// MACRegister
module MACRegister(
    input clk,
    input rst,
    input [1:0] opcode,
    input [15:0] a,
    input [15:0] b,
    output [31:0] dataOut
    );
    reg [31:0] register;
    assign dataOut = register;
    wire [31:0] product;
    wire [31:0] sum;
    ArrayMultiplier multiplier(a, b, product);
    Adder32 adder(register, product, sum);
    always @ (posedge clk) begin
        if (rst)
            register <= 32'd0;
        else case (opcode)
            2'd1:  
                register <= {a, b};
            2'd2:  
                register <= sum;
        endcase
    end
endmodule
Size: ~930 cells after synthesis, roughly 32 flip-flops, about 68 I/O pins.
==> flow/config.mk <==
export PLATFORM = sky130hd
export DESIGN_NAME = MACRegister
export DESIGN_NICKNAME = MACRegister
export VERILOG_FILES = /design/flow/design.v
export SDC_FILE = /design/flow/constraint.sdc
export NUM_CORES = 4
export LEC_CHECK = 0
export CAP_MARGIN = 20
export CORE_MARGIN = 2
export CORE_UTILIZATION = 60
export CTS_CLUSTER_DIAMETER = 343
export CTS_CLUSTER_SIZE = 100
export HOLD_SLACK_MARGIN = -0.09
export SLEW_MARGIN = 0
==> flow/constraint.sdc <==
create_clock -name core_clock -period 19.0 [get_ports {clk}]
set_input_delay 3.8000 -clock core_clock [delete_from_list [all_inputs] [get_ports {clk}]]
set_output_delay 3.8000 -clock core_clock [all_outputs]
set_load 0.01 [all_outputs]
run.sh (not shown) runs the stock make flow with config.mk's settings and CLKGATE_MAP_FILE=.
Edit:
Settings changed: ABC_AREA from default to 1, CAP_MARGIN 20 to 0, CORE_UTILIZATION 60 to 43.
After rerunning: The new run finished clean. Fmax rises by 0.34%. Utilization shrinks by 20 points. Die area climbs by 44%.
Edit:
Settings changed: CAP_MARGIN 0 to 20, CORE_UTILIZATION 43 to 60, PLACE_DENSITY from default to 0.9.
Effect: Cell count decreases by 5.3%; die size decreases by 28%; synthesized cell count stays the same.
Edit:
Settings changed: ABC_AREA 1 to default, CAP_MARGIN 20 to 35, CORE_ASPECT_RATIO from default to 1.11, CORE_MARGIN 2 to 7, CORE_UTILIZATION 60 to 40, CTS_CLUSTER_DIAMETER 343 to default, CTS_CLUSTER_SIZE 100 to default, HOLD_SLACK_MARGIN -0.09 to default, MAX_ROUTING_LAYER from default to met5, PLACE_DENSITY 0.9 to default, PLACE_DENSITY_LB_ADDON from default to 0.25, SLEW_MARGIN 0 to 20.
The changed run passed the timing, design-rule and antenna checks.
Wire length is lower by 16%.
Cell area is lower by 0.47%.
Setup slack improved by 160 ps.
Sequential share of layout area stays flat.
Edit:
Settings changed: CELL_PAD_IN_SITES_DETAIL_PLACEMENT from default to 2, CELL_PAD_IN_SITES_GLOBAL_PLACEMENT from default to 3, CTS_CLUSTER_DIAMETER from default to 341, GPL_TIMING_DRIVEN from default to 0, MAX_ROUTING_LAYER met5 to met4, TNS_END_PERCENT from default to 15.
Clock period 19.0 ns to 11.9 ns, I/O delays scaled along.
The new run reached the layout checks and failed them: negative setup slack.
First-iteration DRC count went down by about 11%.
Synthesized area stays the same.
Global-route usage is higher by 7.5 points.

---

## red
Starting RTL as in the previous note.
clock: 25.6 ns
lec_check: 0
cap_margin: 20
cell_pad_in_sites_global_placement: 0
core_margin: 2
core_utilization: 41
cts_cluster_size: 76
gpl_routability_driven: 0
gpl_timing_driven: 1
max_routing_layer: met5
min_routing_layer: met1
place_density: 0.93
setup_slack_margin: -1.53
slew_margin: 20
red reached the final stage; the timing, design-rule and antenna checks on its layout passed.
Relative to red, the following input files were edited for blue:
Settings: a deleted GPL_ROUTABILITY_DRIVEN that had been 0; a deleted CELL_PAD_IN_SITES_GLOBAL_PLACEMENT that had been 0; a change of SETUP_SLACK_MARGIN from -1.53 to 1.0; a deleted PLACE_DENSITY that had been 0.93; a deleted GPL_TIMING_DRIVEN that had been 1; a deleted CTS_CLUSTER_SIZE that had been 76; a deleted MAX_ROUTING_LAYER that had been met5; a deleted MIN_ROUTING_LAYER that had been met1; a change of CORE_UTILIZATION from 41 to 40; a change of the clock period (ns, I/O delays scaled along) from 25.6 to 17.7.
## What came out
Comparing blue and red, share of the final layout cell area in sequential cells is higher on red. Between red and blue, global-route wire length before repair decreased. Of blue and red, it is blue that has the higher layout overhead on the synthesized area.
Input changes introduced in green (baseline for comparison: blue):
Settings: a deleted SETUP_SLACK_MARGIN that had been 1.0; an added MAX_ROUTING_LAYER of met4; an added ABC_AREA of 1; a change of the clock period (ns, I/O delays scaled along) from 17.7 to 29.9.
### Flow results
| starting density of the core | blue vs green | ≈ equal |
Going from blue to green, horizontal die dimension grew by a few percent.
Area fraction in mux cells: green vs blue down 0.23 points
green ends up with a number of cells on the worst reg-to-reg path that is about 12% higher than in blue.
green ended up with more standard cells than blue.
Critical path depth in green is about 13% higher than in blue
Per-cell routed wire length: green vs blue down 2.1 um
Comparing blue and green, sequential share of layout area is higher on green.
Edits applied to the flow inputs when going from green to orange:
Settings: changing CORE_UTILIZATION from 40 to 63; setting GPL_ROUTABILITY_DRIVEN to 0 for the first time; setting CELL_PAD_IN_SITES_DETAIL_PLACEMENT to 2 for the first time; changing CAP_MARGIN from 20 to 30; changing ABC_AREA from 1 to 0.
Findings:
- The adder and majority cell fraction of the synthesized area of orange is higher than that of green.
- Of green and orange, green shows the lower floorplan-stage core utilization, with orange above it.
- The higher net count of the mapped netlist came out of green.
- orange -> green: boundary pin count delta 0, exact match
- Fraction of the yosys area taken by sequential cells (lower): green
- orange: aborted in 3_5_place_dp (tool error)
- Against green as the reference, orange delivers a lower die footprint.
- The final reports for orange and green show fraction of the mapped netlist area in simple logic gates higher in the former.
- Sort green and orange by area of the synthesized netlist per yosys stat, descending, and green comes first.
Input changes introduced in purple (baseline for comparison: orange):
Settings: a change of CAP_MARGIN from 30 to 20; an added SETUP_SLACK_MARGIN of 1.0; a deleted MAX_ROUTING_LAYER that had been met4; a change of CORE_UTILIZATION from 63 to 65; a deleted GPL_ROUTABILITY_DRIVEN that had been 0; a deleted CELL_PAD_IN_SITES_DETAIL_PLACEMENT that had been 2; a deleted ABC_AREA that had been 0; a change of the clock period (ns, I/O delays scaled along) from 29.9 to 19.2.
### Flow results
purple has height of the die below what orange had.
As far as mux contribution to synthesized area goes, purple and orange are indistinguishable; the numbers are identical.
Area of the core down 3.8% in purple wrt orange
purple: area of the chip about 3% below orange
From orange to purple, chip area from the yosys synthesis statistics did not move at all.
orange: aborted in 3_5_place_dp (tool error)
purple: done, clean on timing, DRC and antenna

---

MACRegister again, from the RTL that the note above started with.
export LEC_CHECK = 0
export ABC_AREA = 1
export CAP_MARGIN = 40
export CORE_MARGIN = 2
export CORE_UTILIZATION = 72
export CTS_CLUSTER_DIAMETER = 159
export CTS_CLUSTER_SIZE = 31
export HOLD_SLACK_MARGIN = -0.08
export PLACE_DENSITY_LB_ADDON = 0.18
export SETUP_SLACK_MARGIN = 2.07
export SLEW_MARGIN = 20
create_clock -name core_clock -period 10.5 [get_ports {clk}]
The baseline completed and failed the layout checks on negative setup slack.
Then changed:
ABC_AREA = unset   (was 1)
CAP_MARGIN = 20   (was 40)
CORE_UTILIZATION = 9   (was 72)
CTS_CLUSTER_DIAMETER = unset   (was 159)
CTS_CLUSTER_SIZE = unset   (was 31)
HOLD_SLACK_MARGIN = unset   (was -0.08)
PLACE_DENSITY_LB_ADDON = unset   (was 0.18)
SETUP_SLACK_MARGIN = 1.0   (was 2.07)
clock period = 19.2 ns   (was 10.5 ns; I/O delays follow)
The new run finished with timing, DRC and antenna clean.
Critical path depth shrinks by 6.
Via count shrinks by 14%.
Synthesized cell count shrinks by 20%.
Final cell count grows by 68%.
Utilization shrinks by 73 points.
Hold slack loses 38 ps.
Clock-buffer cell count stays the same.
Routed wire length grows by 10%.

---

MACRegister again, from the RTL that the note above started with.
Settings: LEC_CHECK=0, CAP_MARGIN=20, CELL_PAD_IN_SITES_GLOBAL_PLACEMENT=1, CORE_ASPECT_RATIO=1.38, CORE_MARGIN=2, CORE_UTILIZATION=54, CTS_CLUSTER_DIAMETER=390, CTS_CLUSTER_SIZE=88, PLACE_DENSITY=0.81, SETUP_SLACK_MARGIN=2.54, SLEW_MARGIN=35, TNS_END_PERCENT=75; clock period 21.5 ns.
The first run produced a clean layout.
Edit:
Settings changed: CELL_PAD_IN_SITES_DETAIL_PLACEMENT set to 1, CELL_PAD_IN_SITES_GLOBAL_PLACEMENT 1 to 2, CORE_ASPECT_RATIO 1.38 to 0.98, CORE_MARGIN 2 to 10, GPL_TIMING_DRIVEN set to 0, MAX_ROUTING_LAYER set to met4, PLACE_DENSITY 0.81 to unset, PLACE_DENSITY_LB_ADDON set to 0.08, SETUP_SLACK_MARGIN 2.54 to -0.87, SLEW_MARGIN 35 to 25.
After rerunning:
- design area climbs by a few percent
- cell count came out higher by a little under a tenth
- core utilization grows by 2.5 points
- clock-buffer cell count is unchanged
- setup slack loses 2.2 ns
- fmax shrinks by roughly a tenth
- hold slack is better by 0.010 ns
- global-route usage increases by 1.8 points
- critical path depth rises by 2
Edit:
Settings changed: CELL_PAD_IN_SITES_DETAIL_PLACEMENT 1 to unset, CELL_PAD_IN_SITES_GLOBAL_PLACEMENT 2 to 1, CORE_ASPECT_RATIO 0.98 to 1.38, CORE_MARGIN 10 to 2, GPL_TIMING_DRIVEN 0 to unset, MAX_ROUTING_LAYER met4 to unset, PLACE_DENSITY set to 0.42, PLACE_DENSITY_LB_ADDON 0.08 to unset, SETUP_SLACK_MARGIN -0.87 to -1.61, SLEW_MARGIN 25 to 35, TNS_END_PERCENT 75 to 25.
Final cell count falls by 7.3%.
Wire length came out lower by 20%.
Non-clock buffer count is lower by 73.
Global-route usage climbs by 0.21 points.
Setup slack is better by 0.37 ns.
Sequential share of layout area increases by 0.24 points.
Via count is lower by 7.9%.
Worst hold slack degrades by 0.0068 ns.
Edit:
Settings changed: CELL_PAD_IN_SITES_GLOBAL_PLACEMENT 1 to unset, CORE_ASPECT_RATIO 1.38 to unset, CORE_UTILIZATION 54 to 70, CTS_CLUSTER_DIAMETER 390 to unset, CTS_CLUSTER_SIZE 88 to 13, PLACE_DENSITY 0.42 to unset, SETUP_SLACK_MARGIN -1.61 to unset, SLEW_MARGIN 35 to 20, TNS_END_PERCENT 25 to unset.
Clock period 21.5 ns to 5.45 ns, I/O delays scaled along.
With this change the flow finished but fails on setup timing; count of clock-buffer cells in the layout went down by 2; sequential cell count is unchanged.
